Setup of north:
// Attention_top
module Attention_top #(
    parameter INPUT_WIDTH = 8,
    parameter NUM_CODE_WIDTH = 5,
    parameter MATRIX_SIZE = 3,
    parameter ADDR_WIDTH = $clog2(MATRIX_SIZE**2<<2),
    parameter OUTPUT_WIDTH = $clog2(MATRIX_SIZE*(2**INPUT_WIDTH))-1
)(
    input clk,
    input reset_n,
    input start,
    input softmax_req,DATA_write_EN,
    input  [INPUT_WIDTH*MATRIX_SIZE-1:0] Q_INPUT,
    input [INPUT_WIDTH*MATRIX_SIZE-1:0] MATRIX_INPUT,
    output reg [MATRIX_SIZE*OUTPUT_WIDTH-1:0] Output_RESULT,
    input output_req
);
wire [ADDR_WIDTH-1:0] Q_S_addr, write_addr;
wire [MATRIX_SIZE*OUTPUT_WIDTH-1:0] QK_RESULT;
wire write_enable;
wire job_start;
wire [INPUT_WIDTH*MATRIX_SIZE*MATRIX_SIZE-1:0] MATRIX_OUTPUT;
wire [OUTPUT_WIDTH*MATRIX_SIZE-1:0] output_buffer_READ_VALUE;
wire [INPUT_WIDTH*MATRIX_SIZE-1:0] Q_S_date;
wire K_V_read_EN;
wire Q_S_read_EN;
reg output_buffer_READ_EN;
reg [ADDR_WIDTH-1:0] output_buffer_READ_ADDR;
reg [ADDR_WIDTH-1:0] output_READ_ADDR;
    Array_control #(
        .INPUT_WIDTH(INPUT_WIDTH),
        .NUM_CODE_WIDTH(NUM_CODE_WIDTH),
        .MATRIX_SIZE(MATRIX_SIZE),
        .ADDR_WIDTH(ADDR_WIDTH),
        .OUTPUT_WIDTH(OUTPUT_WIDTH)
    ) array_control_inst (
        .start(start),
  ...
Size in the first run: roughly 5200 cells after synthesis, ~1200 flip-flops, ~0.058 mm² of cells after synthesis.
make LEC_CHECK=0 CAP_MARGIN=15 CELL_PAD_IN_SITES_DETAIL_PLACEMENT=0 CELL_PAD_IN_SITES_GLOBAL_PLACEMENT=0 CORE_MARGIN=2 CORE_UTILIZATION=69 HOLD_SLACK_MARGIN=0.12 MIN_ROUTING_LAYER=met1 SETUP_SLACK_MARGIN=-0.06 SLEW_MARGIN=20 TNS_END_PERCENT=5 finish   # period 2.58 ns
run.sh (not shown) runs the stock make flow with config.mk's settings and CLKGATE_MAP_FILE=.
north: complete, dirty (setup timing)
> inputs changed (north -> south)
- TNS_END_PERCENT: 5 -> unset
- CELL_PAD_IN_SITES_DETAIL_PLACEMENT: 0 -> unset
- CAP_MARGIN: 15 -> 20
- CELL_PAD_IN_SITES_GLOBAL_PLACEMENT: 0 -> unset
- HOLD_SLACK_MARGIN: 0.12 -> unset
- SETUP_SLACK_MARGIN: -0.06 -> unset
- MIN_ROUTING_LAYER: met1 -> unset
- CORE_UTILIZATION: 69 -> 66
- the clock period (ns, I/O delays scaled along): 2.58 -> 3.43
Results
south | stages: all done | timing, DRC, antenna: all pass
north and south ended up with nearly the same average cell area after synthesis.
Insertion delay to the later sink of the worst-skew pair, north and south: larger value in north
[south vs north] total power of the final layout: lower in south
Number of signal-net buffers in the layout: lower on south
What east does differently from south at the input level:
- SETUP_SLACK_MARGIN newly set to -0.21
- PLACE_DENSITY newly set to 0.37
- CORE_UTILIZATION changed from 66 to 72
- the clock period (ns, I/O delays scaled along) changed from 3.43 to 2.75
## What came out
Of east and south, only east fails to finish with a clean layout. Compared with south, east degrades setup slack. Re part of the total power dissipated in combinational logic: south was lower than east. Looking at total negative slack for setup checks, east sits 20.11 ns lower than south does. Summary of east over south: final critical delay including setup and external delays decreased by 0.10 ns relative to the old numbers; share of the final layout cell area in multi-input gates now sits lower. Final standard cell utilization of the core: east > south. Lower layout filler cell count was reported by east, not south. Against south as the reference, east delivers a lower clock network fraction of total power. Of east and south, south shows the lower critical path depth, with east above it.
## Diff of input files: west against east
- SETUP_SLACK_MARGIN changed from -0.21 to 0.48
- PLACE_DENSITY changed from 0.37 to 0.71
- CTS_CLUSTER_SIZE newly set to 21
- the clock period (ns, I/O delays scaled along) changed from 2.75 to 3.43
==> results <==
west: flow completed, timing, DRC and antenna clean
From east to west the numbers moved as follows: count of cell instances traversed by the critical path fell 3; minimum setup slack in the final design rose 0.64 ns.
Diff east -> west: routed via count divided by cell count went down by about 1.2%, total power density per cell area lower, logic share of the area grew by 1.6 points.
Comparing east and west, the lower number of global-route vias before repair is on west.
From east to west the numbers moved as follows: routing usage on met3 now smaller; sequential share of layout area rose 1.6 points.
--- input diff west..middle ---
- changing SETUP_SLACK_MARGIN from 0.48 to -0.21
- removing CTS_CLUSTER_SIZE (formerly 21)
- removing PLACE_DENSITY (formerly 0.71)
- setting CTS_CLUSTER_DIAMETER to 381 for the first time
- changing the clock period (ns, I/O delays scaled along) from 3.43 to 2.73
--- outcome ---
In middle relative to west, detailed-placement wirelength estimate had gone up by more than 10%.
middle finished all stages; however, its layout fails the closing checks, the failures being setup timing.
Routability-driven placement congestion ratio grows slightly when moving from west to middle.
middle: via count is about 16% higher than what west reported.
Power and IR drop assume default switching activity.
